### flow/run.sh
#!/bin/bash
# the make line also repeats each setting of config.mk as NAME=value (left out here)
make -C /OpenROAD-flow-scripts/flow DESIGN_CONFIG=/design/flow/config.mk WORK_HOME=/design/flow/orfs CLKGATE_MAP_FILE= finish
### flow/config.mk
export PLATFORM = sky130hd
export DESIGN_NAME = PIEZO_reality_and_damedame
export DESIGN_NICKNAME = PIEZO_reality_and_damedame
export VERILOG_FILES = /design/flow/design.v
export SDC_FILE = /design/flow/constraint.sdc
export NUM_CORES = 4
export LEC_CHECK = 0
export ABC_AREA = 0
export CAP_MARGIN = 20
export CELL_PAD_IN_SITES_DETAIL_PLACEMENT = 0
export CORE_ASPECT_RATIO = 0.52
export CORE_MARGIN = 3
export CORE_UTILIZATION = 55
export CTS_CLUSTER_DIAMETER = 281
export CTS_CLUSTER_SIZE = 16
export GPL_ROUTABILITY_DRIVEN = 1
export GPL_TIMING_DRIVEN = 1
export HOLD_SLACK_MARGIN = 0.29
export PLACE_DENSITY = 0.52
export SETUP_SLACK_MARGIN = -0.76
export SLEW_MARGIN = 20
export TNS_END_PERCENT = 100
### flow/constraint.sdc
create_clock -name core_clock -period 9.2 [get_ports {CLK_1MHZ}]
set_input_delay 1.8400 -clock core_clock [delete_from_list [all_inputs] [get_ports {CLK_1MHZ}]]
set_output_delay 1.8400 -clock core_clock [all_outputs]
set_load 0.01 [all_outputs]
### flow/design.v
module PIEZO_reality_and_damedame(RESETN,CLK_1MHZ,A,T,SONG );
input RESETN,CLK_1MHZ,A,T;
output SONG;
reg SONG;
reg BUFF,BUFF2;
reg [10:0] freq,freq2;
reg [31:0] CNT_SOUND,CNT_SOUND2;
integer CLK_COUNT,CLK_COUNT2;
integer scale,scale2;
always @(*)
begin
if(A&&~T)
	SONG = BUFF;
else if(~A&&T)
	SONG = BUFF2;	
else 
	SONG =0;
end
always @( posedge CLK_1MHZ)
begin
	case(scale)
		-2: freq <= 0;
		-1: freq <= 0;
		0: freq <= 1012;	 
		1:	freq <= 1516;	  
		2:	freq <= 955;		  
		3: freq <= 1012;	  
		4: freq <= 1136;	  
		5: freq <= 1275;	  
		6: freq <= 1012;	  
		7: freq <= 0;	     
		8: freq <= 1607;	  
		9: freq <= 955;		  
		10: freq <= 1012;	  
		11: freq <= 1136;	  
		12: freq <= 1275;	  
		13: freq <= 1012;	  
		14: freq <= 675;	  
		15: freq <= 758;	  
		16: freq <= 1012;	  
		17: freq <= 0;	 	  
		18: freq <= 1516;	  
		19: freq <= 1351;	  
		20: freq <= 1275;	  
		21: freq <= 1012;	  
		22: freq <= 1136;	  
		23: freq <= 1204;	  
		24: freq <= 1136;	  
		25: freq <= 0;	  
		26: freq <= 1516;	  
		27: freq <= 758;	  
		28: freq <= 851;	  
		29: freq <= 902;	  
		30: freq <= 851;	  
		31: freq <= 0;	  
		32: freq <= 1275;	  
		33: freq <= 851;	  
		34: freq <= 955;	  
		35: freq <= 1012;	  
		36: freq <= 955;	  
		37: freq <= 1012;	  
		38: freq <= 1136;	  
		39: freq <= 0;	 	  
		40: freq <= 1012;	  
		41: freq <= 1516;	  
		42: freq <= 955;	  
		43: freq <= 1012;	  
		44: freq <= 1136;	  
		45: freq <= 1275;	  
		46: freq <= 1012;	  
		47: freq <= 0;	     
		48: freq <= 1607;	  
		49: freq <= 955;	 
		50: freq <= 1012;	  
		51: freq <= 1136;	  
		52: freq <= 1275;	  
		53: freq <= 1012;	  
		54: freq <= 675;	  
		55: freq <= 758;	  
		56: freq <= 1012;	  
		57: freq <= 0;	 	  
		58: freq <= 1516;	  
		59: freq <= 1351;	  
		60: freq <= 1275;	  
		61: freq <= 1012;	  
		62: freq <= 1136;	  
		63: freq <= 1204;	  
		64: freq <= 1136;	  
		65: freq <= 0;	  
		66: freq <= 1516;	  
		67: freq <= 758;	  
		68: freq <= 851;	  
		69: freq <= 902;	  
		70: freq <= 851;	  
		71: freq <= 0;	  
		72: freq <= 1275;	  
		73: freq <= 851;	  
		74: freq <= 955;	  
		75: freq <= 1012;	  
		76: freq <= 1136;	  
		77: freq <= 1275;	  
		78: freq <= 1275;	  
		79: freq <= 0;       
		default: freq <= 0;
	endcase
	case(scale2)
		-2: freq2 <= 0;
		-1: freq2 <= 0;	 
		0: freq2 <= 955;	  
		1: freq2 <= 851;	  
		2: freq2 <= 955;	  
		3: freq2 <= 758;	  
		4: freq2 <= 758;	  
		5: freq2 <= 758;	  
		6: freq2 <= 758;	  
		7: freq2 <= 758;	  
		8: freq2 <= 0;	  
		8: freq2 <= 0;	  
		9: freq2 <= 955;	  
		10: freq2 <= 955;	  
		11: freq2 <= 1012;	
		12: freq2 <= 1012;	
		13: freq2 <= 1012;	
		14: freq2 <= 1012;	
		15: freq2 <= 955;	 
		16: freq2 <= 955;	 
		17: freq2 <= 851;	 
		18: freq2 <= 851;	 
		19: freq2 <= 1136;	  
		20: freq2 <= 1275;	  
		21: freq2 <= 1275;	 
		22: freq2 <= 1275;	 
		23: freq2 <= 1275;	 
		24: freq2 <= 1275;	 
		25: freq2 <= 1275;	 
		26: freq2 <= 1275;	 
		27: freq2 <= 0;	  
		28: freq2 <= 0;	  
		29: freq2 <= 0;	  
		30: freq2 <= 0;	  
		31: freq2 <= 1275;	  
		32: freq2 <= 1431;	  
		33: freq2 <= 1516;	  
		34: freq2 <= 1431;	  
		35: freq2 <= 1431;	  
		36: freq2 <= 1431;	  
		37: freq2 <= 1431;	  
		38: freq2 <= 1431;	  
		39: freq2 <= 0;	  
		40: freq2 <= 0;	  
		41: freq2 <= 1136;	  
		42: freq2 <= 1136;	  
		43: freq2 <= 1012;	 
		44: freq2 <= 1012;	 
		45: freq2 <= 1012;	 
		46: freq2<= 1012;	 
		47: freq2<= 758;	  
		48: freq2 <= 758;	  
		49: freq2 <= 1012;	 
		50: freq2 <= 1012;	 
		51: freq2 <= 851;	 
		52:	freq2 <= 955;	 
		53:	freq2 <= 955;	 
		54:	freq2 <= 955;	 
		55:	freq2 <= 955;	 
		56:	freq2 <= 955;	 
		57:	freq2 <= 955;	 
		58:	freq2 <= 955;	 
		59:	freq2 <= 0;	  
		60:	freq2 <= 0;	  
		61:	freq2 <= 0;	  
		62:	freq2 <= 0;	  
		63:	freq2 <= 955;	 
		64:	freq2 <= 851;	 
		65:	freq2 <= 955;	 
		66:	freq2 <= 758;	  
		67:	freq2 <= 758;	  
		68:	freq2 <= 758;	  
		69:	freq2 <= 758;	  
		70:	freq2 <= 758;	  
		71:	freq2 <= 0;	  
		72:	freq2 <= 0;	  
		73:	freq2 <= 1136;	  
		74:	freq2 <= 1012;	 
		75:	freq2 <= 955;	 
		76:	freq2 <= 955;	 
		77:	freq2 <= 955;	 
		78:	freq2 <= 955;	 
		79:	freq2 <= 851;	 
		80:	freq2 <= 851;	 
		81:	freq2 <= 851;	 
		82:	freq2 <= 851;	 
		83:	freq2 <= 1275;	  
		84:	freq2 <= 1275;	  
		85:	freq2 <= 851;	 
		86:	freq2 <= 851;	 
		87:	freq2 <= 955;	 
		88:	freq2 <= 955;	 
		89:	freq2 <= 955;	 
		90:	freq2 <= 955;	 
		91:	freq2 <= 955;	 
		92:	freq2 <= 955;	 
		93:	freq2 <= 0;	  
		94:	freq2 <= 0;	  
		95:	freq2<= 0;	  
		96:	freq2<= 0;	  
		97:	freq2 <= 1516;	  
		98:	freq2 <= 1431;	  
		99:	freq2 <= 1275;	  
	100:	freq2 <= 1431;	  
	101:	freq2 <= 955;	 
	102:	freq2 <= 955;	 
	103:	freq2 <= 955;	 
	104:	freq2 <= 955;	 
	105:	freq2 <= 955;	 
	106:	freq2 <= 955;	 
	107:	freq2 <= 0;	  
	108:	freq2 <= 0;	  
	109:	freq2 <= 0;	  
	110:	freq2 <= 0;	  
	111:	freq2 <= 0;	  
	112:	freq2 <= 0;	  
	113:	freq2 <= 1516;	 
	114:	freq2<= 1431;	 
	115:	freq2 <= 1275;	  
	116:	freq2 <= 1431;	  
	117:	freq2 <= 851;	 
	118:	freq2 <= 851;	 
	119:	freq2 <= 851;	 
	120:	freq2 <= 851;	 
	121:	freq2 <= 851;	 
	122:	freq2 <= 851;	 
	123:	freq2 <= 0;	  
	124:	freq2 <= 0;	  
	125:	freq2 <= 0;	  
	126:	freq2 <= 0;	  
	127:	freq2 <= 851;	 
	128:	freq2 <= 955;	 
	129:	freq2 <= 1012;	 
	130:	freq2<= 955;	 
	default: freq <= 0;
	endcase		
end
always @(negedge RESETN or posedge CLK_1MHZ)
begin
	if(RESETN==1'b0)
		begin
				scale <= -2;
				BUFF <= 0;
				CNT_SOUND <= 0;
				CLK_COUNT <= 0;
		end
	else
		begin
			if(A)
				begin
					if( scale== -2 || scale == -1||
						 scale == 1|| scale == 2|| scale == 4|| scale == 5 || scale == 7 ||
						 scale == 8|| scale == 9|| scale == 11|| scale == 12|| scale == 15||
						 scale == 17|| scale == 18|| scale == 19|| scale == 20|| scale == 21||
						 scale ==23|| scale ==25|| scale == 26|| scale == 27|| scale == 29||
						 scale ==31|| scale ==32|| scale ==33|| scale ==35 || scale ==37 ||
						 scale ==41|| scale ==42|| scale == 44|| scale == 45|| scale == 47||
						 scale == 48|| scale == 49|| scale == 51|| scale == 52|| scale == 55||
						 scale ==57|| scale ==58|| scale == 59|| scale == 60|| scale == 61||
						 scale ==63|| scale ==65|| scale == 66|| scale == 67|| scale == 69||
						 scale ==71|| scale ==72|| scale == 73|| scale == 75 )
						 begin
								if( (CLK_COUNT < 300000) )         
									begin
										if(CNT_SOUND >= freq)   
											begin
												CNT_SOUND <= 0;   
												BUFF <= ~BUFF;					
												CLK_COUNT <= CLK_COUNT+1; 
											end				
										else   
											begin
												CNT_SOUND <=CNT_SOUND +1;  
												CLK_COUNT <= CLK_COUNT+1;
											end
									end						
								else  
									begin
										CLK_COUNT <= 0;	
										CNT_SOUND <= 0;	
										scale <= scale + 1;
									end
						end
					else if(scale == 3|| scale == 6|| scale ==10|| scale ==22 || scale ==24 ||
						 scale ==28|| scale ==30|| scale == 34|| scale == 39|| scale == 43||
						 scale == 46|| scale == 50|| scale == 62|| scale == 64|| scale == 68 ||scale == 70||
						 scale ==74|| scale ==77|| scale == 79)
							begin
								if( (CLK_COUNT < 600000) )         
									begin
										if(CNT_SOUND >= freq)   
											begin
												CNT_SOUND <= 0;   
												BUFF <= ~BUFF;					
												CLK_COUNT <= CLK_COUNT+1; 
											end				
										else   
											begin
												CNT_SOUND <=CNT_SOUND +1;  
												CLK_COUNT <= CLK_COUNT+1;
											end
									end						
								else  
									begin
										CLK_COUNT <= 0;	
										CNT_SOUND <= 0;
										scale <= scale + 1;
									end
							end	
					else if(scale == 0|| scale ==14|| scale ==36|| scale ==40 || scale ==54 ||
						 scale ==76)
						 begin
								if( (CLK_COUNT < 900000) )         
									begin
										if(CNT_SOUND >= freq)   
											begin
												CNT_SOUND <= 0;   
												BUFF <= ~BUFF;					
												CLK_COUNT <= CLK_COUNT+1; 
											end				
										else   
											begin
												CNT_SOUND <=CNT_SOUND +1;  
												CLK_COUNT <= CLK_COUNT+1;
											end
									end						
								else  
									begin
										CLK_COUNT <= 0;	
										CNT_SOUND <= 0;	
										scale <= scale + 1;
									end
							end
					else if(scale == 13|| scale ==16|| scale ==38|| scale ==53 || scale ==56 ||
						 scale ==78)
						 begin
								if( (CLK_COUNT < 1200000) )         
									begin
										if(CNT_SOUND >= freq)   
											begin
												CNT_SOUND <= 0;   
												BUFF <= ~BUFF;					
												CLK_COUNT <= CLK_COUNT+1; 
											end				
										else   
											begin
												CNT_SOUND <=CNT_SOUND +1;  
												CLK_COUNT <= CLK_COUNT+1;
											end
									end						
								else  
									begin
										CLK_COUNT <= 0;	
										CNT_SOUND <= 0;	
										scale <= scale + 1;
									end
						 end
					else       
						begin
							scale <= -2;
							BUFF  <= 0;
							CNT_SOUND <= 0;
							CLK_COUNT <= 0;
						end
				end
				else 
					begin
							scale <= -2;
							BUFF  <= 0;
							CNT_SOUND <= 0;
							CLK_COUNT <= 0;
					end
			end
end
always @(negedge RESETN or posedge CLK_1MHZ)
begin
	if(RESETN==1'b0)
		begin
				scale2<= -2;
				BUFF2 <= 0;
				CNT_SOUND2 <= 0;
				CLK_COUNT2 <= 0;
		end
	else
		begin	
			if(T)
				begin
					if(scale2 < 131) 
						begin
							if( (CLK_COUNT2 < 250000) )        
											begin
												if(CNT_SOUND2 >= freq2)   
													begin
														CNT_SOUND2 <= 0;   
														BUFF2 <= ~BUFF2;					
														CLK_COUNT2 <= CLK_COUNT2+1; 
													end				
												else   
													begin
														CNT_SOUND2 <=CNT_SOUND2 +1;  
														CLK_COUNT2 <= CLK_COUNT2+1;
													end
												end						
							else 
								begin
									CLK_COUNT2 <= 0;	
									CNT_SOUND2 <= 0;	
									scale2 <= scale2 + 1;
								end
						end
					else
						begin
							CLK_COUNT2 <= 0;	
							CNT_SOUND2 <= 0;	
							scale2 <= -2;
						end
				end
				else
					begin
						scale2<= -2;
						BUFF2 <= 0;
						CNT_SOUND2 <= 0;
						CLK_COUNT2 <= 0;
					end
	  end
end
endmodule
==> flow_summary.json, run 1 <==
{
  "grt_remaining_overflow": 0,
  "seq_power_mw": 0.972,
  "regToRegSetupSlack_ns": 4.70,
  "r2r_cells": 11,
  "ff_type": "dfrtp_1",
  "pwr-share-seq_pct": 57.7,
  "max_stage_delay_ns": 0.63,
  "crit_required_ns": 7.36,
  "ys_sh_simple_pct": 24.1,
  "synth_cell_types": 78,
  "ant_nets": 0,
  "regToRegStartpoint": "scale[3]",
  "hold_path.class": "flip-flop to flip-flop",
  "synthMostInstantiatedCell": "nor2_1",
  "critical_path_depth": 4,
  "common_cells": "nor2_1, dfrtp_1, nand2_1",
  "synth_stat.cells": 1274,
  "initial_utilization_pct": 57.7,
  "vias_per_cell": 5.81,
  "min_period_ns": 5.11,
  "path_clk_slew_ns": 0.07,
  "p_int_mw": 1.32,
  "hpwlAfterDp_um": 16700,
  "synth-edff-count": 11,
  "top_logic_kind": "simple AND/OR/NAND/NOR gates",
  "fmax_mhz": 196,
  "leakagePower_nw": 5.22,
  "worstSetupPathType": "input port to output port",
  "min_to": "CLK_COUNT2[0]",
  "largest_area_cell": "dfrtp_1",
  "clock_skew_ns": 0.0157,
  "grt_use_met1_pct": 30.4,
  "crit_arrival_ns": 3.27,
  "grt_pass1_vias": 8737,
  "routed_wl_um": 24600,
  "met2_usage_pct": 34.9,
  "clkLatencyLatePin_ns": 0.49,
  "synth_chip_area_mm2": 0.0117,
  "layout.nets": 1320,
  "synth.area.top_cells": "dfrtp_1, dfstp_2, nor2_1, xor2_1, ha_1",
  "io_buffer_count": 4,
  "postCtsSetupRepairBufs": 0,
  "rows": 37,
  "worst_setup_path_start_kind": "input port",
  "numCtsBuffers": 17,
  "holdCritStartpoint": "CLK_COUNT2[0]",
  "syn_inst": 1274,
  "crit_fanout": 6,
  "log.warning_count": 36,
  "path_delay_family": "buffers and inverters",
  "place_congestion": 0.911,
  "drtIter0Drc": 992,
  "path_common_cell": "clkdlybuf4s50_1",
  "clkPwrFrac_pct": 40.1,
  "status": "finished clean",
  "setup_tns_ns": 0,
  "cp-endpoint": "SONG",
  "setup_ws_ns": 4.09,
  "yosys.area_share.aoi_pct": 13.7,
  "ir_drop_v": 0.000118,
  "die_h_um": 111,
  "place_ws_ns": 4.07,
  "crit_path_end_kind": "output port",
  "area_growth_pct": 6.87,
  "postCtsResizedCells": 0,
  "finalClockPeriodUsage_pct": 55.6,
  "setup_viol": 0,
  "maxPowerGroup": "registers",
  "r2r-end": "scale[28]",
  "wl_per_cell_um": 15.7,
  "cts_hold_buf": 0,
  "crit_start": "A",
  "p_sw_share_pct": 21.5,
  "route.vias.total": 9084,
  "p_sw_mw": 0.362,
  "cts_tree": "yes",
  "powerClk_mw": 0.675,
  "rsz0062_at_grt": "no",
  "ys_warn_count": 1,
  "fin_util_pct": 61.6,
  "p_comb_mw": 0.0357,
  "path_buffers": 2,
  "track_usage_pct": 21.5,
  "io_pins": 5,
  "grt_busiest_layer": "met2",
  "syn-cell-area_mm2": 0.0117,
  "ys_async_sr_fraction_pct": 89.8,
  "top_area_share_pct": 28.2,
  "finalMaxSlewViolations": 0,
  "core-area_mm2": 0.0203,
  "grt_max_degree": 121,
  "power_mw": 1.68,
  "max_slew.worst_pin.slew_ns": 0.955,
  "post-route-drc-count": 0,
  "grtUsageMet3_pct": 4.01,
  "die_w_um": 208,
  "cpMaxStageDelayCell": "clkdlybuf4s50_1",
  "htreeDepth": 1,
  "maxSlewHeadroom_pct": 36.3,
  "final_hold_viol_count": 0,
  "first_pass_iters": 5,
  "crit_path_cell_trace": "clkdlybuf4s50_1 -> nand2_1 -> o21ai_0 -> clkdlybuf4s50_1",
  "powerDensity_mw_per_mm2": 134,
  "ctsLongestPathBuffers": 3,
  "synth_flops": 216,
  "grt_pass1_wl_um": 42900,
  "n_antenna_cell": 0,
  "drv_cap": 0,
  "root_buffer": "clkbuf_16",
  "antenna_found_initial": 0,
  "comb_power_share_pct": 2.1,
  "hold_depth": 1,
  "cts_sinks": 216,
  "yosys.area_share.adder_pct": 3.63,
  "xor_area_share_pct": 7.33,
  "die_area_mm2": 0.0232,
  "synthMuxAreaShare_pct": 0.534,
  "syn_area_per_cell_um2": 9.20,
  "postSynthSeqShare_pct": 46.8
}
==> stage by stage <==
step	hold WS, ns	instances	cell area [um2]
after CTS	0.465	1564	12500
after detailed placement	0.456	1536	12100
after floorplan	0.433	1313	11900
final	0.468	1564	12500
after global placement	0.451	1536	12100
after global routing	0.507	1564	12500
==> final cells by class <==
| type | instances | area [um2] |
|---|---|---|
| fillers | 1710 | 7800 |
| multi-input cells | 984 | 5930 |
| flip-flops and latches | 216 | 5480 |
| clock buffers | 27 | 463 |
| well taps | 273 | 342 |
| inverters | 51 | 191 |
| repair buffers | 12 | 104 |
| clock inverters | 1 | 8.76 |
==> metal layers <==
| metal | vias to the layer above | wire length [um] |
|---|---|---|
| met5 | - | 0 |
| met4 | 0 | 516 |
| met3 | 44 | 1180 |
| met2 | 199 | 11300 |
| met1 | 4354 | 11600 |
| li1 | 4487 | - |
==> run 2: changes to the inputs <==
Settings changed: ABC_AREA 0 to not set, CELL_PAD_IN_SITES_DETAIL_PLACEMENT 0 to not set, CORE_ASPECT_RATIO 0.52 to not set, CORE_MARGIN 3 to 2, CORE_UTILIZATION 55 to 65, CTS_CLUSTER_DIAMETER 281 to not set, CTS_CLUSTER_SIZE 16 to not set, GPL_ROUTABILITY_DRIVEN 1 to not set, GPL_TIMING_DRIVEN 1 to not set, HOLD_SLACK_MARGIN 0.29 to not set, PLACE_DENSITY 0.52 to 0.76, SETUP_SLACK_MARGIN -0.76 to not set, TNS_END_PERCENT 100 to not set.
Clock period 9.2 ns to 7.43 ns, I/O delays scaled along.
==> flow_summary.json, run 2 <==
{
  "status": "finished clean",
  "track_usage_pct": 26.0,
  "crit_path_cell_trace": "clkdlybuf4s50_1 -> nand2_1 -> o21ai_0 -> clkdlybuf4s50_1",
  "fmax_mhz": 222,
  "regToRegSetupSlack_ns": 3.18,
  "r2r-end": "scale[17]",
  "syn_inst": 1274,
  "common_cells": "nor2_1, dfrtp_1, nand2_1",
  "synth-edff-count": 11,
  "comb_power_share_pct": 1.9,
  "ys_sh_simple_pct": 24.1,
  "instances_no_fill": 1532,
  "first_pass_iters": 6,
  "core-area_mm2": 0.0178,
  "final_hold_viol_count": 0,
  "rsz0062_at_grt": "no",
  "wl_per_cell_um": 15.8,
  "p_sw_share_pct": 20.4,
  "die_h_um": 138,
  "rows": 49,
  "drtIter0Drc": 861,
  "powerClk_mw": 1.17,
  "path_buffers": 2,
  "setup_viol": 0,
  "clock_skew_ns": 0.00912,
  "synthMuxAreaShare_pct": 0.534,
  "route.vias.total": 9217,
  "r2r_cells": 10,
  "ant_nets": 0,
  "ff_type": "dfrtp_1",
  "maxSlewHeadroom_pct": 35.8,
  "p_int_mw": 1.93,
  "antenna_found_initial": 0,
  "hold_depth": 1,
  "max_slew.worst_pin.slew_ns": 0.963,
  "xor_area_share_pct": 7.33,
  "syn_area_per_cell_um2": 9.20,
  "synth.area.top_cells": "dfrtp_1, dfstp_2, nor2_1, xor2_1, ha_1",
  "io_pins": 5,
  "post-route-drc-count": 0,
  "placed_area_mm2": 0.0120,
  "finalMaxSlewViolations": 0,
  "powerDensity_mw_per_mm2": 190,
  "path_delay_family": "buffers and inverters",
  "setup_tns_ns": 0,
  "min_period_ns": 4.51,
  "pwr-share-seq_pct": 49.8,
  "grt_max_degree": 78,
  "grt_remaining_overflow": 0,
  "n_antenna_cell": 0,
  "dp.cells": 1491,
  "top_area_share_pct": 28.2,
  "synthMostInstantiatedCell": "nor2_1",
  "cts_hold_buf": 0,
  "log.warning_count": 32,
  "postCtsSetupRepairBufs": 0,
  "clkLatencyLatePin_ns": 0.51,
  "ys_warn_count": 1,
  "area_growth_pct": 9.01,
  "postCtsResizedCells": 0,
  "synth_stat.cells": 1274,
  "worstSetupPathType": "input port to output port",
  "ys_async_sr_fraction_pct": 89.8,
  "drv_cap": 0,
  "syn-cell-area_mm2": 0.0117,
  "crit_fanout": 6,
  "finalClockPeriodUsage_pct": 60.7,
  "crit_start": "A",
  "top_logic_kind": "simple AND/OR/NAND/NOR gates",
  "path_clk_slew_ns": 0.05,
  "worst_setup_path_start_kind": "input port",
  "max_stage_delay_ns": 0.62,
  "final_area_mm2": 0.0128,
  "htreeDepth": 1,
  "hold_path.class": "flip-flop to flip-flop",
  "crit_path_end_kind": "output port",
  "cts_sinks": 216,
  "seq_power_mw": 1.20,
  "synth_chip_area_mm2": 0.0117,
  "die_w_um": 138,
  "min_to": "CLK_COUNT2[0]",
  "vias_per_cell": 6.02,
  "yosys.area_share.aoi_pct": 13.7,
  "place_congestion": 0.981,
  "ctsLongestPathBuffers": 3,
  "clkPwrFrac_pct": 48.4,
  "root_buffer": "clkbuf_16",
  "yosys.area_share.adder_pct": 3.63,
  "grt_pass1_wl_um": 42500,
  "largest_area_cell": "dfrtp_1",
  "io_buffer_count": 4,
  "maxPowerGroup": "registers",
  "layout.nets": 1325,
  "regToRegStartpoint": "scale[4]",
  "holdCritStartpoint": "CLK_COUNT2[0]",
  "p_comb_mw": 0.0455,
  "synth_cell_types": 78,
  "critical_path_depth": 4,
  "postSynthSeqShare_pct": 46.8,
  "p_sw_mw": 0.495,
  "path_common_cell": "clkdlybuf4s50_1",
  "ir_drop_v": 0.000194,
  "crit_arrival_ns": 3.02,
  "numCtsBuffers": 23,
  "hpwlAfterDp_um": 15900,
  "synth_flops": 216,
  "die_area_mm2": 0.0191,
  "grt_pass1_vias": 8817,
  "cts_tree": "yes",
  "cp-endpoint": "SONG",
  "initial_utilization_pct": 65.7,
  "routed_wl_um": 24200,
  "leakagePower_nw": 5.38,
  "cpMaxStageDelayCell": "clkdlybuf4s50_1",
  "crit_required_ns": 5.94
}
## run 2: through the flow
step / worst slack [ns] / utilization (%) / power (mW) / hold slack [ns]
6_report: 2.92 / 71.6 / 2.42 / 0.462
5_1_grt: 2.92 / 71.6 / 2.51 / 0.498
4_1_cts: 2.96 / 71.6 / 2.45 / 0.468
3_5_place_dp: 2.96 / 67.2 / 1.27 / 0.460
3_3_place_gp: 2.94 / 67.2 / 1.27 / 0.450
2_1_floorplan: 4.15 / - / 1.24 / 0.433
## run 2: metal layers
metal	GRT usage [%]	share of wire (%)	up-vias
met2	40.1	46	253
li1	-	-	4514
met4	7.14	2.2	0
met1	38.6	47	4402
met3	4.40	5.3	48
met5	0	0	-
## run 2: area by class of cell
type,instances,area [um2]
flip-flops and latches,216,5480
fillers,1341,5070
clock buffers,35,701
multi-input cells,984,5930
well taps,229,287
inverters,51,191
clock inverters,6,85.1
repair buffers,11,96.3
==> run 3: changes to the inputs <==
Settings changed: ABC_AREA set to 1, CAP_MARGIN 20 to 25, CELL_PAD_IN_SITES_GLOBAL_PLACEMENT set to 3, CORE_ASPECT_RATIO set to 0.63, CORE_MARGIN 2 to 3, CORE_UTILIZATION 65 to 19, CTS_CLUSTER_DIAMETER set to 27, CTS_CLUSTER_SIZE set to 52, GPL_ROUTABILITY_DRIVEN set to 0, HOLD_SLACK_MARGIN set to 0.19, MAX_ROUTING_LAYER set to met4, PLACE_DENSITY 0.76 to not set, PLACE_DENSITY_LB_ADDON set to 0.05, SLEW_MARGIN 20 to 5.
Clock period 7.43 ns to 3.59 ns, I/O delays scaled along.
==> flow_summary.json, run 3 <==
{
  "crit_path_cell_trace": "ha_1 -> inv_1 -> nor2_4 -> inv_2 -> nand2_1 -> nand4_1 -> nor2_1 -> nor2_1 -> nand2_1 -> nor2_1 -> nand3_2 -> nand2_1 -> nand2_2 -> nand2_4 -> inv_2 -> nand3b_1 -> nand2_1 -> buf_12 -> inv_1",
  "cts_sinks": 216,
  "ys_sh_simple_pct": 32.8,
  "top_area_share_pct": 26.7,
  "p_sw_share_pct": 21.8,
  "fmax_mhz": 316,
  "pwr-share-seq_pct": 28.8,
  "die_w_um": 327,
  "grt_max_degree": 85,
  "cpMaxStageDelayCell": "dfstp_2",
  "rsz0062_at_grt": "no",
  "synth_cell_types": 52,
  "crit_fanout": 13,
  "syn_area_per_cell_um2": 7.69,
  "synthMuxAreaShare_pct": 0,
  "postSynthSeqShare_pct": 44.4,
  "maxSlewHeadroom_pct": 46.4,
  "io_pins": 5,
  "status": "finished clean",
  "synth.area.top_cells": "dfrtp_1, dfstp_2, nor2_1, nand2_1, inv_1",
  "hold_ws_ns": 0.455,
  "instances_no_fill": 2661,
  "syn-cell-area_mm2": 0.0124,
  "powerClk_mw": 6.05,
  "crit_path_end_kind": "flip-flop",
  "synth_stat.cells": 1608,
  "ff_type": "dfrtp_1",
  "maxPowerGroup": "the clock network",
  "common_cells": "nor2_1, nand2_1, inv_1",
  "p_comb_mw": 0.124,
  "ys_warn_count": 1,
  "min_to": "CLK_COUNT[0]",
  "finalClockPeriodUsage_pct": 88.1,
  "largest_area_cell": "dfrtp_1",
  "root_buffer": "clkbuf_16",
  "r2r-end": "scale[9]",
  "finalMaxSlewViolations": 0,
  "synth_chip_area_mm2": 0.0124,
  "regToRegSetupSlack_ns": 0.43,
  "r2r_cells": 19,
  "nFillCells": 7090,
  "first_pass_iters": 5,
  "worstSetupPathType": "flip-flop to flip-flop",
  "syn_inst": 1608,
  "min_period_ns": 3.16,
  "dp.cells": 2524,
  "log.warning_count": 32,
  "die_h_um": 208,
  "drv_cap": 0,
  "crit_required_ns": 4.10,
  "layout.area.comb_mm2": 0.00598,
  "regToRegStartpoint": "scale[1]",
  "path_clk_slew_ns": 0.04,
  "antenna_found_initial": 0,
  "drtIter0Drc": 580,
  "critical_path_depth": 19,
  "track_usage_pct": 13.0,
  "cts_tree": "yes",
  "comb_power_share_pct": 1.4,
  "path_buffers": 5,
  "top_logic_kind": "simple AND/OR/NAND/NOR gates",
  "area_growth_pct": 31.1,
  "core-area_mm2": 0.0638,
  "grt_remaining_overflow": 0,
  "clkLatencyLatePin_ns": 0.59,
  "route.vias.total": 10813,
  "vias_per_cell": 4.06,
  "initial_utilization_pct": 19.4,
  "holdCritStartpoint": "CLK_COUNT[0]",
  "crit_start": "scale[1]",
  "yosys.area_share.adder_pct": 3.44,
  "ctsLongestPathBuffers": 3,
  "p_int_mw": 6.78,
  "htreeDepth": 3,
  "path_delay_family": "simple AND/OR/NAND/NOR gates",
  "seq_area_mm2": 0.00548,
  "cp-endpoint": "scale[9]",
  "synthMostInstantiatedCell": "nor2_1",
  "layout.nets": 1777,
  "grt_pass1_vias": 11137,
  "ir_drop_v": 0.000240,
  "path_common_cell": "nand2_1",
  "clkPwrFrac_pct": 69.7,
  "wl_per_cell_um": 15.8,
  "setup_viol": 0,
  "hpwlAfterDp_um": 31100,
  "worst_setup_path_start_kind": "flip-flop",
  "hold_depth": 1,
  "grt_pass1_wl_um": 66900,
  "p_sw_mw": 1.90,
  "powerDensity_mw_per_mm2": 536,
  "clock_skew_ns": 0.0201,
  "synth-edff-count": 11,
  "final_hold_viol_count": 0,
  "seq_power_mw": 2.50,
  "yosys.area_share.aoi_pct": 6.57,
  "leakagePower_nw": 7.40,
  "crit_arrival_ns": 3.67,
  "post-route-drc-count": 0,
  "routed_wl_um": 41900,
  "die_area_mm2": 0.0682,
  "ys_async_sr_fraction_pct": 89.8,
  "numCtsBuffers": 72,
  "rows": 73,
  "ant_nets": 0,
  "max_stage_delay_ns": 0.54,
  "max_slew.worst_pin.slew_ns": 0.804,
  "xor_area_share_pct": 4.25,
  "io_buffer_count": 4,
  "synth_flops": 216,
  "hold_path.class": "flip-flop to flip-flop"
}
## run 3: repair_timing
action                                  CTS  global route
endpoints found under the hold margin     6             0
hold buffers                              1             0
pin swaps                                 0             1
endpoints found under the setup margin    3            28
resized                                   1             2
setup buffers                             0             2
## run 3: layout make-up
type / instances / share of cell area (%)
Antenna cell: 1 / 0.0154
Clock inverter: 28 / 1.78
Timing Repair Buffer: 45 / 2.43
Multi-Input combinational cell: 1166 / 36.9
Tap cell: 862 / 6.66
Inverter: 238 / 5.51
Sequential cell: 216 / 33.8
Clock buffer: 105 / 12.8
## run 3: through the flow
| stage | setup WS [ns] | power [mW] | util [%] | instance area [um2] | setup TNS (ns) |
|---|---|---|---|---|---|
| after CTS | 0.114 | 8.90 | 25.4 | 16200 | 0 |
| after floorplan | 0.920 | 2.57 | - | 12500 | 0 |
| after global placement | -0.0748 | 2.67 | 21.6 | 13800 | -1.02 |
| after detailed placement | 0.0101 | 2.67 | 21.6 | 13800 | 0 |
| after global routing | 0.101 | 9.07 | 25.4 | 16200 | 0 |
| final | 0.427 | 8.68 | 25.4 | 16200 | 0 |
## run 3: layer usage
metal / part of all wire (%) / routed length, um / global-route usage, %
met5: 0 / 0 / -
met4: 1.9 / 783 / 3.69
met3: 3.9 / 1620 / 3.15
met2: 36 / 15000 / 15.4
met1: 59 / 24600 / 20.7
==> run 4: changes to the inputs <==
Settings changed: ABC_AREA 1 to not set, CAP_MARGIN 25 to 10, CELL_PAD_IN_SITES_GLOBAL_PLACEMENT 3 to not set, CORE_ASPECT_RATIO 0.63 to not set, CORE_MARGIN 3 to 2, CORE_UTILIZATION 19 to 72, CTS_CLUSTER_DIAMETER 27 to 91, CTS_CLUSTER_SIZE 52 to 72, HOLD_SLACK_MARGIN 0.19 to not set, MAX_ROUTING_LAYER met4 to not set, PLACE_DENSITY set to 0.41, PLACE_DENSITY_LB_ADDON 0.05 to not set, SETUP_SLACK_MARGIN set to -0.21, SLEW_MARGIN 5 to 20.
Clock period 3.59 ns to 2.98 ns, I/O delays scaled along.
==> flow_summary.json, run 4 <==
{
  "instances_no_fill": 1679,
  "core-area_mm2": 0.0159,
  "synth.area.top_cells": "dfrtp_1, dfstp_2, nor2_1, xor2_1, ha_1",
  "log.warning_count": 36,
  "setup_tns_ns": -27.47,
  "r2r-end": "scale[4]",
  "powerDensity_mw_per_mm2": 350,
  "synthMostInstantiatedCell": "nor2_1",
  "syn-cell-area_mm2": 0.0117,
  "ctsLongestPathBuffers": 3,
  "final_hold_viol_count": 0,
  "crit_arrival_ns": 3.91,
  "path_buffers": 3,
  "placed_area_mm2": 0.0132,
  "hpwlAfterDp_um": 19800,
  "regToRegStartpoint": "scale[27]",
  "clock_skew_ns": 0.0263,
  "maxSlewHeadroom_pct": 39.1,
  "ant_nets": 0,
  "leakagePower_nw": 6.15,
  "setup_viol": 106,
  "rows": 46,
  "ys_async_sr_fraction_pct": 89.8,
  "p_comb_mw": 0.133,
  "yosys.area_share.aoi_pct": 13.7,
  "status": "complete, but fails checks",
  "seq_power_mw": 3.00,
  "synth_flops": 216,
  "htreeDepth": 1,
  "largest_area_cell": "dfrtp_1",
  "comb_power_share_pct": 2.7,
  "path_common_cell": "buf_4",
  "route.vias.total": 10983,
  "crit_path_end_kind": "flip-flop",
  "grt_remaining_overflow": 0,
  "r2r_cells": 12,
  "powerClk_mw": 1.86,
  "grt_max_degree": 74,
  "regToRegSetupSlack_ns": -0.54,
  "track_usage_pct": 34.0,
  "ys_sh_simple_pct": 24.1,
  "layout.area.comb_mm2": 0.00635,
  "place_ws_ns": -0.501,
  "violations": "setup timing",
  "synth-edff-count": 11,
  "layout.nets": 1496,
  "area_growth_pct": 21.7,
  "cts_sinks": 216,
  "crit_fanout": 6,
  "drv_cap": 0,
  "xor_area_share_pct": 7.33,
  "finalMaxSlewViolations": 0,
  "pwr-share-seq_pct": 60.1,
  "top_logic_kind": "simple AND/OR/NAND/NOR gates",
  "first_pass_iters": 6,
  "seq_area_mm2": 0.00548,
  "numCtsBuffers": 11,
  "cpMaxStageDelayCell": "or4_1",
  "clkPwrFrac_pct": 37.2,
  "grt_pass1_wl_um": 49100,
  "maxPowerGroup": "registers",
  "cts_hold_buf": 0,
  "wl_per_cell_um": 20.0,
  "nFillCells": 708,
  "ys_warn_count": 1,
  "die_h_um": 132,
  "ir_drop_v": 0.000518,
  "routed_wl_um": 33500,
  "crit_start": "scale[27]",
  "min_period_ns": 3.52,
  "vias_per_cell": 6.54,
  "syn_inst": 1274,
  "io_pins": 5,
  "p_int_mw": 3.84,
  "path_delay_family": "simple AND/OR/NAND/NOR gates",
  "max_slew.worst_pin.slew_ns": 0.903,
  "max_stage_delay_ns": 0.59,
  "top_area_share_pct": 28.2,
  "syn_area_per_cell_um2": 9.20,
  "common_cells": "nor2_1, dfrtp_1, nand2_1",
  "root_buffer": "clkbuf_16",
  "crit_required_ns": 3.37,
  "final_area_mm2": 0.0143,
  "fmax_mhz": 284,
  "synth_chip_area_mm2": 0.0117,
  "crit_path_cell_trace": "nand4_1 -> or4_1 -> nor3_2 -> nand2_1 -> or4_4 -> buf_4 -> nand3_1 -> o211ai_1 -> buf_4 -> buf_4 -> o21ai_0 -> o21ai_0",
  "die_area_mm2": 0.0173,
  "dp.cells": 1630,
  "die_w_um": 132,
  "worstSetupPathType": "flip-flop to flip-flop",
  "grt_pass1_vias": 10317,
  "io_buffer_count": 4,
  "yosys.area_share.adder_pct": 3.63,
  "p_sw_share_pct": 23.0,
  "cp-endpoint": "scale[4]",
  "setup_ws_ns": -0.537,
  "rsz0062_at_grt": "yes",
  "p_sw_mw": 1.15,
  "cts_tree": "yes",
  "worst_setup_path_start_kind": "flip-flop",
  "synth_cell_types": 78,
  "ff_type": "dfrtp_1",
  "critical_path_depth": 12,
  "finalClockPeriodUsage_pct": 118,
  "clkLatencyLatePin_ns": 0.48,
  "synth_stat.cells": 1274,
  "path_clk_slew_ns": 0.12,
  "post-route-drc-count": 0,
  "postSynthSeqShare_pct": 46.8,
  "antenna_found_initial": 1,
  "synthMuxAreaShare_pct": 0.534,
  "hold_path.class": "input port to async pin",
  "drtIter0Drc": 1327,
  "hold_ws_ns": 0.0949,
  "initial_utilization_pct": 73.8
}
[run 4: cell type report]
class,instances,share of cell area (%)
flip-flops and latches,216,38.5
clock inverters,6,0.737
repair buffers,193,11.0
multi-input cells,985,44.6
well taps,216,1.90
inverters,51,1.34
clock buffers,11,1.93
diodes,1,0.0176
[run 4: per-layer routing]
metal	GRT usage, %	part of all wire (%)	vias up
li1	-	-	4832
met1	44.4	38	5258
met2	59.3	49	688
met3	3.24	7.5	205
met4	12.8	5.4	0
met5	0	0	-
[run 4: per-stage QoR]
stage | utilization [%] | power [mW]
2_1_floorplan | - | 3.09
3_3_place_gp | 82.9 | 3.17
3_5_place_dp | 82.9 | 3.18
4_1_cts | 86.8 | 4.96
5_1_grt | 89.7 | 5.13
6_report | 89.7 | 5.00
[run 4: what timing repair did]
| action | in CTS | in global routing |
|---|---|---|
| pin swaps | 17 | 40 |
| resized | 37 | 74 |
| cloned | 2 | 2 |
| setup buffers | 12 | 28 |
| endpoints found under the setup margin | 85 | 87 |
==> run 5: changes to the inputs <==
Settings changed: ABC_AREA set to 1, CAP_MARGIN 10 to 20, CELL_PAD_IN_SITES_DETAIL_PLACEMENT set to 2, CORE_ASPECT_RATIO set to 0.52, CORE_MARGIN 2 to 5, CORE_UTILIZATION 72 to 56, CTS_CLUSTER_DIAMETER 91 to 281, CTS_CLUSTER_SIZE 72 to 16, GPL_ROUTABILITY_DRIVEN 0 to 1, GPL_TIMING_DRIVEN set to 0, HOLD_SLACK_MARGIN set to 0.29, PLACE_DENSITY 0.41 to 0.52, SETUP_SLACK_MARGIN -0.21 to 0.64, TNS_END_PERCENT set to 100.
Clock period 2.98 ns to 9.2 ns, I/O delays scaled along.
==> flow_summary.json, run 5 <==
{
  "status": "did not finish",
  "stop_stage": "3_5_place_dp",
  "stop_error": "[ERROR DPL-0033] detailed placement checks failed during check placement.",
  "synth_flops": 216,
  "synth_cell_types": 52,
  "synth.area.top_cells": "dfrtp_1, dfstp_2, nor2_1, nand2_1, inv_1",
  "largest_area_cell": "dfrtp_1",
  "yosys.area_share.aoi_pct": 6.57,
  "io_pins": 5,
  "synth-edff-count": 11,
  "synthMuxAreaShare_pct": 0,
  "syn_area_per_cell_um2": 7.69,
  "synth_chip_area_mm2": 0.0124,
  "io_buffer_count": 4,
  "rows": 39,
  "postSynthSeqShare_pct": 44.4,
  "place_congestion": 1.01,
  "die_area_mm2": 0.0253,
  "syn_inst": 1608,
  "ff_type": "dfrtp_1",
  "yosys.area_share.adder_pct": 3.44,
  "ys_sh_simple_pct": 32.8,
  "die_w_um": 216,
  "ys_async_sr_fraction_pct": 89.8,
  "initial_utilization_pct": 56.7,
  "top_area_share_pct": 26.7,
  "syn-cell-area_mm2": 0.0124,
  "synth_stat.cells": 1608,
  "top_logic_kind": "simple AND/OR/NAND/NOR gates",
  "common_cells": "nor2_1, nand2_1, inv_1",
  "die_h_um": 117,
  "ys_warn_count": 1,
  "core-area_mm2": 0.0218,
  "xor_area_share_pct": 4.25,
  "synthMostInstantiatedCell": "nor2_1"
}
## run 5: stage by stage
stage	hold WS (ns)	setup WS (ns)	instance area, um2	setup TNS [ns]	cells
after floorplan	0.433	4.95	12500	0	1647
after global placement	0.448	-1.72	12900	-223.07	1938
==> run 6: changes to the inputs <==
Settings changed: CAP_MARGIN 20 to 15, CELL_PAD_IN_SITES_DETAIL_PLACEMENT 2 to not set, CELL_PAD_IN_SITES_GLOBAL_PLACEMENT set to 1, CORE_ASPECT_RATIO 0.52 to not set, CORE_MARGIN 5 to 2, CORE_UTILIZATION 56 to 18, CTS_CLUSTER_DIAMETER 281 to not set, CTS_CLUSTER_SIZE 16 to 24, GPL_ROUTABILITY_DRIVEN 1 to not set, GPL_TIMING_DRIVEN 0 to not set, HOLD_SLACK_MARGIN 0.29 to not set, MAX_ROUTING_LAYER set to met5, PLACE_DENSITY 0.52 to not set, PLACE_DENSITY_LB_ADDON set to 0.19, SETUP_SLACK_MARGIN 0.64 to 0.17, TNS_END_PERCENT 100 to 30.
Clock period 9.2 ns to 8.58 ns, I/O delays scaled along.
==> flow_summary.json, run 6 <==
{
  "crit_fanout": 13,
  "clkLatencyLatePin_ns": 0.58,
  "hold_ws_ns": 0.459,
  "r2r-end": "CNT_SOUND2[4]",
  "status": "finished clean",
  "grt_remaining_overflow": 0,
  "cts_hold_buf": 0,
  "route.vias.total": 10376,
  "p_sw_mw": 0.528,
  "path_buffers": 3,
  "p_sw_share_pct": 22.1,
  "track_usage_pct": 9.67,
  "drtIter0Drc": 565,
  "ctsLongestPathBuffers": 3,
  "p_comb_mw": 0.0454,
  "min_period_ns": 5.01,
  "postSynthSeqShare_pct": 44.4,
  "n_antenna_cell": 0,
  "hold_path.class": "flip-flop to flip-flop",
  "regToRegSetupSlack_ns": 4.87,
  "finalMaxSlewViolations": 0,
  "die_w_um": 266,
  "final_hold_viol_count": 0,
  "yosys.area_share.aoi_pct": 6.57,
  "powerClk_mw": 1.30,
  "path_delay_family": "buffers and inverters",
  "crit_start": "A",
  "met2_usage_pct": 15.6,
  "synth_stat.cells": 1608,
  "top_area_share_pct": 26.7,
  "max_slew.worst_pin.slew_ns": 0.810,
  "maxSlewHeadroom_pct": 46.0,
  "leakagePower_nw": 6.56,
  "common_cells": "nor2_1, nand2_1, inv_1",
  "synth_flops": 216,
  "crit_arrival_ns": 3.29,
  "setup_viol": 0,
  "worstSetupPathType": "input port to output port",
  "finalClockPeriodUsage_pct": 58.4,
  "p_int_mw": 1.86,
  "yosys.area_share.adder_pct": 3.44,
  "first_pass_iters": 6,
  "drv_cap": 0,
  "postCtsResizedCells": 0,
  "ff_type": "dfrtp_1",
  "htreeDepth": 1,
  "ys_async_sr_fraction_pct": 89.8,
  "max_stage_delay_ns": 0.61,
  "io_buffer_count": 4,
  "cpMaxStageDelayCell": "clkdlybuf4s50_1",
  "powerDensity_mw_per_mm2": 164,
  "path_clk_slew_ns": 0.06,
  "synth-edff-count": 11,
  "ant_nets": 0,
  "ys_sh_simple_pct": 32.8,
  "path_common_cell": "clkdlybuf4s50_1",
  "min_to": "CLK_COUNT2[0]",
  "routed_wl_um": 33600,
  "largest_area_cell": "dfrtp_1",
  "holdCritStartpoint": "CLK_COUNT2[0]",
  "cts_tree": "yes",
  "seq_power_mw": 1.04,
  "syn_inst": 1608,
  "grt_use_met1_pct": 13.5,
  "io_pins": 5,
  "synth.area.top_cells": "dfrtp_1, dfstp_2, nor2_1, nand2_1, inv_1",
  "crit_required_ns": 6.86,
  "fmax_mhz": 200,
  "die_h_um": 266,
  "clkPwrFrac_pct": 54.5,
  "xor_area_share_pct": 4.25,
  "crit_path_cell_trace": "clkdlybuf4s50_1 -> buf_4 -> o31ai_1 -> clkdlybuf4s50_1",
  "cp-endpoint": "SONG",
  "grt_max_degree": 97,
  "grt_busiest_layer": "met2",
  "regToRegStartpoint": "scale2[12]",
  "core-area_mm2": 0.0683,
  "grt_pass1_vias": 10613,
  "place_ws_ns": 3.51,
  "antenna_found_initial": 1,
  "top_logic_kind": "simple AND/OR/NAND/NOR gates",
  "area_growth_pct": 17.9,
  "rows": 96,
  "postCtsSetupRepairBufs": 0,
  "synth_cell_types": 52,
  "log.warning_count": 32,
  "synthMostInstantiatedCell": "nor2_1",
  "comb_power_share_pct": 1.9,
  "r2r_cells": 13,
  "maxPowerGroup": "the clock network",
  "worst_setup_path_start_kind": "input port",
  "die_area_mm2": 0.0708,
  "root_buffer": "clkbuf_16",
  "ir_drop_v": 0.000145,
  "rsz0062_at_grt": "no",
  "clock_skew_ns": 0.0264,
  "pwr-share-seq_pct": 43.6,
  "critical_path_depth": 4,
  "grt_pass1_wl_um": 56300,
  "initial_utilization_pct": 18.1,
  "place_congestion": 0.832,
  "vias_per_cell": 4.05,
  "ys_warn_count": 1,
  "syn_area_per_cell_um2": 7.69,
  "crit_path_end_kind": "output port",
  "syn-cell-area_mm2": 0.0124,
  "post-route-drc-count": 0,
  "grtUsageMet3_pct": 1.48,
  "synthMuxAreaShare_pct": 0,
  "layout.nets": 1698,
  "hold_depth": 1,
  "cts_sinks": 216,
  "numCtsBuffers": 29,
  "hpwlAfterDp_um": 24300,
  "synth_chip_area_mm2": 0.0124,
  "wl_per_cell_um": 13.1,
  "setup_tns_ns": 0,
  "setup_ws_ns": 3.57
}
==> run 6: per-stage QoR <==
stage          instances  util (%)  power (mW)  instance area, um2
2_1_floorplan       1647         -        1.08               12500
3_3_place_gp        2511      19.8        1.11               13500
6_report            2565      21.3        2.39               14600
3_5_place_dp        2511      19.8        1.11               13500
4_1_cts             2565      21.3        2.45               14600
5_1_grt             2565      21.3        2.50               14600
==> run 6: metal layers <==
layer | vias to the layer above | share of wire [%]
met5 | - | 0.039
met4 | 2 | 2.3
met3 | 56 | 3.2
met2 | 126 | 45
met1 | 4890 | 50
li1 | 5302 | -
==> run 6: layout make-up <==
class / instances / area (um2)
Multi-Input combinational cell: 1166 / 5970
Inverter: 238 / 893
Clock inverter: 15 / 226
Clock buffer: 39 / 813
Tap cell: 882 / 1100
Sequential cell: 216 / 5480
Timing Repair Buffer: 9 / 81.3
Fill cell: 7634 / 53800
==> run 7: changes to the inputs <==
Settings changed: ABC_AREA 1 to not set, CAP_MARGIN 15 to 20, CELL_PAD_IN_SITES_GLOBAL_PLACEMENT 1 to not set, CORE_UTILIZATION 18 to 72, CTS_CLUSTER_SIZE 24 to 21, MAX_ROUTING_LAYER met5 to not set, PLACE_DENSITY_LB_ADDON 0.19 to 0.15, SETUP_SLACK_MARGIN 0.17 to not set, TNS_END_PERCENT 30 to not set.
Clock period 8.58 ns to 4.11 ns, I/O delays scaled along.
==> flow_summary.json, run 7 <==
{
  "status": "finished clean",
  "rows": 46,
  "syn_inst": 1274,
  "finalClockPeriodUsage_pct": 92.7,
  "die_w_um": 132,
  "final_area_mm2": 0.0129,
  "htreeDepth": 1,
  "place_ws_ns": 0.425,
  "synth_cell_types": 78,
  "crit_start": "scale[6]",
  "die_area_mm2": 0.0173,
  "worst_setup_path_start_kind": "flip-flop",
  "log.warning_count": 34,
  "regToRegSetupSlack_ns": 0.30,
  "track_usage_pct": 31.0,
  "crit_path_end_kind": "flip-flop",
  "initial_utilization_pct": 73.8,
  "crit_required_ns": 4.55,
  "post-route-drc-count": 0,
  "fmax_mhz": 263,
  "route.vias.total": 9733,
  "path_buffers": 0,
  "common_cells": "nor2_1, dfrtp_1, nand2_1",
  "comb_power_share_pct": 1.9,
  "yosys.area_share.aoi_pct": 13.7,
  "rsz0062_at_grt": "no",
  "clock_skew_ns": 0.0237,
  "hpwlAfterDp_um": 17000,
  "syn_area_per_cell_um2": 9.20,
  "synth_stat.cells": 1274,
  "placed_area_mm2": 0.0121,
  "core-area_mm2": 0.0159,
  "hold_path.class": "input port to async pin",
  "postSynthSeqShare_pct": 46.8,
  "numCtsBuffers": 22,
  "largest_area_cell": "dfrtp_1",
  "ys_warn_count": 1,
  "hold_ws_ns": 0.386,
  "postCtsSetupRepairBufs": 0,
  "synthMuxAreaShare_pct": 0.534,
  "finalMaxSlewViolations": 0,
  "grt_pass1_wl_um": 44900,
  "min_period_ns": 3.81,
  "grt_pass1_vias": 9403,
  "clkLatencyLatePin_ns": 0.52,
  "path_common_cell": "nor4_1",
  "p_comb_mw": 0.0859,
  "p_int_mw": 3.51,
  "antenna_found_initial": 0,
  "final_hold_viol_count": 0,
  "ys_async_sr_fraction_pct": 89.8,
  "setup_ws_ns": 0.302,
  "synth.area.top_cells": "dfrtp_1, dfstp_2, nor2_1, xor2_1, ha_1",
  "area_growth_pct": 9.76,
  "ys_sh_simple_pct": 24.1,
  "cts_tree": "yes",
  "r2r_cells": 10,
  "root_buffer": "clkbuf_16",
  "grt_max_degree": 112,
  "max_stage_delay_ns": 0.74,
  "cpMaxStageDelayCell": "dfstp_2",
  "grt_remaining_overflow": 0,
  "cts_hold_buf": 0,
  "ctsLongestPathBuffers": 3,
  "maxPowerGroup": "registers",
  "drtIter0Drc": 1220,
  "layout.nets": 1335,
  "vias_per_cell": 6.37,
  "p_sw_share_pct": 20.5,
  "synth-edff-count": 11,
  "crit_path_cell_trace": "or3b_1 -> a211oi_2 -> a32o_1 -> a221oi_1 -> a31oi_1 -> nor4_1 -> nor4_1 -> o21ai_2 -> or2_1 -> nor2_1",
  "r2r-end": "CNT_SOUND[10]",
  "cts_sinks": 216,
  "routed_wl_um": 26600,
  "cp-endpoint": "CNT_SOUND[10]",
  "powerClk_mw": 2.15,
  "ir_drop_v": 0.000366,
  "ff_type": "dfrtp_1",
  "pwr-share-seq_pct": 49.3,
  "setup_viol": 0,
  "top_logic_kind": "simple AND/OR/NAND/NOR gates",
  "crit_arrival_ns": 4.24,
  "io_buffer_count": 4,
  "regToRegStartpoint": "scale[6]",
  "xor_area_share_pct": 7.33,
  "maxSlewHeadroom_pct": 31.0,
  "ant_nets": 0,
  "path_clk_slew_ns": 0.06,
  "yosys.area_share.adder_pct": 3.63,
  "worstSetupPathType": "flip-flop to flip-flop",
  "syn-cell-area_mm2": 0.0117,
  "die_h_um": 132,
  "setup_tns_ns": 0,
  "powerDensity_mw_per_mm2": 343,
  "crit_fanout": 20,
  "path_delay_family": "simple AND/OR/NAND/NOR gates",
  "clkPwrFrac_pct": 48.7,
  "p_sw_mw": 0.905,
  "io_pins": 5,
  "n_antenna_cell": 0,
  "drv_cap": 0,
  "max_slew.worst_pin.slew_ns": 1.02,
  "postCtsResizedCells": 0,
  "seq_power_mw": 2.18,
  "top_area_share_pct": 28.2,
  "first_pass_iters": 6,
  "place_congestion": 0.953,
  "leakagePower_nw": 5.44,
  "synth_flops": 216,
  "synthMostInstantiatedCell": "nor2_1",
  "wl_per_cell_um": 17.4,
  "critical_path_depth": 10,
  "synth_chip_area_mm2": 0.0117
}
## run 7: cell type report
type / count / area, um2
clock buffers: 28 / 623
clock inverters: 11 / 171
fillers: 980 / 3020
inverters: 51 / 191
multi-input cells: 984 / 5930
flip-flops and latches: 216 / 5480
well taps: 216 / 270
repair buffers: 22 / 191
## run 7: layer usage
metal / routed length (um) / global-route usage, % / vias to the layer above
li1: - / - / 4543
met2: 12800 / 50.7 / 410
met5: 0 / 0 / -
met1: 11400 / 42.2 / 4690
met3: 1550 / 4.44 / 90
met4: 915 / 11.8 / 0
## run 7: stage by stage
| step | util, % | instances | power [mW] |
|---|---|---|---|
| 6_report | 81.0 | 1528 | 4.42 |
| 5_1_grt | 81.0 | 1528 | 4.55 |
| 4_1_cts | 81.0 | 1528 | 4.44 |
| 3_5_place_dp | 76.0 | 1489 | 2.30 |
| 3_3_place_gp | 76.0 | 1489 | 2.30 |
| 2_1_floorplan | - | 1313 | 2.24 |
==> run 8: changes to the inputs <==
Settings changed: ABC_AREA set to 1, CELL_PAD_IN_SITES_DETAIL_PLACEMENT set to 1, CELL_PAD_IN_SITES_GLOBAL_PLACEMENT set to 1, CORE_MARGIN 2 to 5, CORE_UTILIZATION 72 to 55, CTS_CLUSTER_SIZE 21 to not set, GPL_TIMING_DRIVEN set to 0, PLACE_DENSITY_LB_ADDON 0.15 to 0.29, SETUP_SLACK_MARGIN set to 0.54, TNS_END_PERCENT set to 65.
Clock period 4.11 ns to 3.01 ns, I/O delays scaled along.
==> flow_summary.json, run 8 <==
{
  "cts_sinks": 216,
  "largest_area_cell": "dfrtp_1",
  "die_area_mm2": 0.0256,
  "core-area_mm2": 0.0220,
  "synth_cell_types": 52,
  "common_cells": "nor2_1, nand2_1, inv_1",
  "ff_type": "dfrtp_1",
  "ys_async_sr_fraction_pct": 89.8,
  "synth_stat.cells": 1608,
  "hpwlAfterDp_um": 26300,
  "xor_area_share_pct": 4.25,
  "synth_chip_area_mm2": 0.0124,
  "top_logic_kind": "simple AND/OR/NAND/NOR gates",
  "synthMostInstantiatedCell": "nor2_1",
  "io_buffer_count": 4,
  "io_pins": 5,
  "yosys.area_share.aoi_pct": 6.57,
  "die_h_um": 160,
  "place_congestion": 0.962,
  "rows": 54,
  "numCtsBuffers": 24,
  "synth.area.top_cells": "dfrtp_1, dfstp_2, nor2_1, nand2_1, inv_1",
  "syn_inst": 1608,
  "die_w_um": 160,
  "synth-edff-count": 11,
  "synthMuxAreaShare_pct": 0,
  "ys_warn_count": 1,
  "status": "did not finish",
  "syn-cell-area_mm2": 0.0124,
  "synth_flops": 216,
  "ctsLongestPathBuffers": 3,
  "postSynthSeqShare_pct": 44.4,
  "ys_sh_simple_pct": 32.8,
  "htreeDepth": 1,
  "top_area_share_pct": 26.7,
  "root_buffer": "clkbuf_16",
  "initial_utilization_pct": 56.3,
  "stop_stage": "5_1_grt",
  "syn_area_per_cell_um2": 7.69,
  "yosys.area_share.adder_pct": 3.44
}
[run 8: through the flow]
step	setup slack [ns]	utilization, %	std cells	area (um2)	hold slack, ns
floorplan	0.521	-	1647	12500	0.306
detailed placement	-0.226	59.0	1932	12900	0.467
CTS	0.398	68.7	2033	15100	0.111
global placement	-6.45	58.8	1931	12900	0.454
[run 8: repair_timing]
action / CTS
cloned: 5
pin swaps: 47
gates resized: 243
hold buffers: 0
setup buffers: 52
endpoints found under the hold margin: 0
endpoints found under the setup margin: 179
==> run 9: changes to the inputs <==
Settings changed: ABC_AREA 1 to not set, CELL_PAD_IN_SITES_DETAIL_PLACEMENT 1 to not set, CELL_PAD_IN_SITES_GLOBAL_PLACEMENT 1 to not set, CORE_MARGIN 5 to 2, CORE_UTILIZATION 55 to 72, CTS_CLUSTER_DIAMETER set to 95, CTS_CLUSTER_SIZE set to 21, GPL_TIMING_DRIVEN 0 to not set, PLACE_DENSITY set to 0.42, PLACE_DENSITY_LB_ADDON 0.29 to not set, SETUP_SLACK_MARGIN 0.54 to 0.75, TNS_END_PERCENT 65 to not set.
Clock period 3.01 ns to 2.98 ns, I/O delays scaled along.
==> flow_summary.json, run 9 <==
{
  "status": "did not finish",
  "stop_stage": "5_1_grt",
  "stop_error": "[ERROR DPL-0038] Utilization greater than 100%, impossible to legalize",
  "ys_sh_simple_pct": 24.1,
  "die_w_um": 132,
  "numCtsBuffers": 14,
  "syn_area_per_cell_um2": 9.20,
  "cts_sinks": 216,
  "io_buffer_count": 4,
  "rows": 46,
  "synthMuxAreaShare_pct": 0.534,
  "common_cells": "nor2_1, dfrtp_1, nand2_1",
  "syn_inst": 1274,
  "synth-edff-count": 11,
  "place_ws_ns": -0.568,
  "syn-cell-area_mm2": 0.0117,
  "die_area_mm2": 0.0173,
  "die_h_um": 132,
  "top_logic_kind": "simple AND/OR/NAND/NOR gates",
  "core-area_mm2": 0.0159,
  "place_congestion": 1.05,
  "synth_flops": 216,
  "ctsLongestPathBuffers": 3,
  "top_area_share_pct": 28.2,
  "synth_cell_types": 78,
  "postSynthSeqShare_pct": 46.8,
  "ff_type": "dfrtp_1",
  "synth.area.top_cells": "dfrtp_1, dfstp_2, nor2_1, xor2_1, ha_1",
  "hpwlAfterDp_um": 20500,
  "io_pins": 5,
  "yosys.area_share.adder_pct": 3.63,
  "htreeDepth": 1,
  "cts_hold_buf": 0,
  "ys_async_sr_fraction_pct": 89.8,
  "root_buffer": "clkbuf_16",
  "initial_utilization_pct": 73.8,
  "synth_stat.cells": 1274,
  "xor_area_share_pct": 7.33,
  "placed_area_mm2": 0.0132,
  "ys_warn_count": 1,
  "yosys.area_share.aoi_pct": 13.7,
  "largest_area_cell": "dfrtp_1",
  "synthMostInstantiatedCell": "nor2_1",
  "synth_chip_area_mm2": 0.0117
}
## run 9: repair_timing
| item | 4_1_cts |
|---|---|
| setup buffers | 57 |
| hold endpoints to repair | 0 |
| cloned | 9 |
| resized | 244 |
| setup endpoints to repair | 188 |
| pin swaps | 86 |
## run 9: through the flow
step           power [mW]  std cells  TNS (ns)  hold slack, ns  utilization (%)
3_3_place_gp         3.18       1606     -8.69           0.448             83.1
2_1_floorplan        3.10       1313         0           0.300                -
3_5_place_dp         3.18       1606    -15.53           0.474             83.1
4_1_cts              5.14       1696     -2.91           0.143             96.1
==> run 10: changes to the inputs <==
Settings changed: CORE_UTILIZATION 72 to 31, CTS_CLUSTER_DIAMETER 95 to not set, CTS_CLUSTER_SIZE 21 to not set, PLACE_DENSITY 0.42 to not set, SETUP_SLACK_MARGIN 0.75 to not set.
Clock period 2.98 ns to 12.4 ns, I/O delays scaled along.
==> flow_summary.json, run 10 <==
{
  "setup_ws_ns": 5.94,
  "synth-edff-count": 11,
  "crit_required_ns": 9.92,
  "place_ws_ns": 5.94,
  "maxUsedRoutingLayer": "met4",
  "path_buffers": 2,
  "hold_depth": 1,
  "r2r_cells": 10,
  "hold_path.class": "flip-flop to flip-flop",
  "yosys.area_share.aoi_pct": 13.7,
  "crit_arrival_ns": 3.98,
  "root_buffer": "clkbuf_16",
  "p_sw_mw": 0.302,
  "route.vias.total": 9102,
  "max_slew.worst_pin.slew_ns": 0.977,
  "p_comb_mw": 0.0268,
  "die_h_um": 198,
  "met3_length_um": 1110,
  "setup_viol": 0,
  "vias_per_cell": 5.01,
  "die_area_mm2": 0.0394,
  "comb_power_share_pct": 1.8,
  "cp-endpoint": "SONG",
  "ff_type": "dfrtp_1",
  "holdCritStartpoint": "CLK_COUNT2[0]",
  "track_usage_pct": 12.7,
  "path_common_cell": "clkdlybuf4s50_1",
  "numCtsBuffers": 24,
  "io_pins": 5,
  "routed_wl_um": 24600,
  "first_pass_iters": 5,
  "min_to": "CLK_COUNT2[0]",
  "crit_path_end_kind": "output port",
  "initial_utilization_pct": 31.3,
  "drtIter0Drc": 464,
  "maxPowerGroup": "registers",
  "maxSlewHeadroom_pct": 34.6,
  "wl_per_cell_um": 13.5,
  "io_buffer_count": 4,
  "path_clk_slew_ns": 0.06,
  "ir_drop_v": 0.0000990,
  "clock_skew_ns": 0.0124,
  "path_delay_family": "buffers and inverters",
  "layout.nets": 1326,
  "ctsLongestPathBuffers": 3,
  "syn_area_per_cell_um2": 9.20,
  "worstSetupPathType": "input port to output port",
  "leakagePower_nw": 5.37,
  "hold_ws_ns": 0.477,
  "power_mw": 1.46,
  "regToRegStartpoint": "scale[4]",
  "postCtsResizedCells": 0,
  "hpwlAfterDp_um": 16300,
  "rows": 71,
  "instances_no_fill": 1817,
  "yosys.area_share.adder_pct": 3.63,
  "finalClockPeriodUsage_pct": 52.1,
  "finalMaxSlewViolations": 0,
  "area_growth_pct": 12.1,
  "ys_sh_simple_pct": 24.1,
  "setup_tns_ns": 0,
  "p_int_mw": 1.16,
  "synth_flops": 216,
  "dp.cells": 1773,
  "place_congestion": 0.876,
  "p_sw_share_pct": 20.7,
  "crit_path_cell_trace": "clkdlybuf4s50_1 -> nand2_1 -> o21ai_0 -> clkdlybuf4s50_1",
  "largest_area_cell": "dfrtp_1",
  "syn_inst": 1274,
  "cpMaxStageDelayCell": "clkdlybuf4s50_1",
  "clkPwrFrac_pct": 48.6,
  "log.warning_count": 34,
  "min_period_ns": 6.46,
  "die_w_um": 198,
  "powerClk_mw": 0.709,
  "ys_warn_count": 1,
  "status": "finished clean",
  "grt_pass1_vias": 8825,
  "synth_stat.cells": 1274,
  "rsz0062_at_grt": "no",
  "top_area_share_pct": 28.2,
  "htreeDepth": 1,
  "final_hold_viol_count": 0,
  "grt_pass1_wl_um": 42800,
  "cts_sinks": 216,
  "nFillCells": 3833,
  "crit_start": "A",
  "syn-cell-area_mm2": 0.0117,
  "ant_nets": 0,
  "synth_cell_types": 78,
  "wl_met1_um": 11800,
  "cts_tree": "yes",
  "clkLatencyLatePin_ns": 0.52,
  "seq_power_mw": 0.722,
  "grt_max_degree": 130,
  "synthMuxAreaShare_pct": 0.534,
  "synth.area.top_cells": "dfrtp_1, dfstp_2, nor2_1, xor2_1, ha_1",
  "fmax_mhz": 155,
  "powerDensity_mw_per_mm2": 111,
  "r2r-end": "scale[9]",
  "cts_hold_buf": 0,
  "wl_met2_um": 11200,
  "synth_chip_area_mm2": 0.0117,
  "n_antenna_cell": 0,
  "ys_async_sr_fraction_pct": 89.8,
  "post-route-drc-count": 0,
  "postSynthSeqShare_pct": 46.8,
  "drv_cap": 0,
  "common_cells": "nor2_1, dfrtp_1, nand2_1",
  "worst_setup_path_start_kind": "input port",
  "pwr-share-seq_pct": 49.5,
  "core-area_mm2": 0.0374,
  "crit_fanout": 6,
  "grt_remaining_overflow": 0,
  "antenna_found_initial": 0,
  "top_logic_kind": "simple AND/OR/NAND/NOR gates",
  "regToRegSetupSlack_ns": 8.15,
  "max_stage_delay_ns": 0.67,
  "xor_area_share_pct": 7.33,
  "postCtsSetupRepairBufs": 0,
  "synthMostInstantiatedCell": "nor2_1",
  "critical_path_depth": 4
}
## run 10: routing by layer
metal	GRT usage, %	vias to the layer above
met5	0	-
met4	3.70	0
met3	1.42	35
met2	20.7	191
met1	17.9	4360
li1	-	4516
## run 10: final cells by class
class	count	area, um2	area share [%]
flip-flops and latches	216	5480	41.8
well taps	511	639	4.87
repair buffers	11	97.6	0.743
clock inverters	11	134	1.02
inverters	51	191	1.46
multi-input cells	984	5930	45.2
clock buffers	33	656	4.99
## run 10: through the flow
| step | utilization, % | instance area [um2] |
|---|---|---|
| after CTS | 35.1 | 13100 |
| after floorplan | - | 11900 |
| final | 35.1 | 13100 |
| after global placement | 33.0 | 12300 |
| after detailed placement | 33.0 | 12300 |
| after global routing | 35.1 | 13100 |
No activity file was given, so power comes from the tool's default toggle rates.
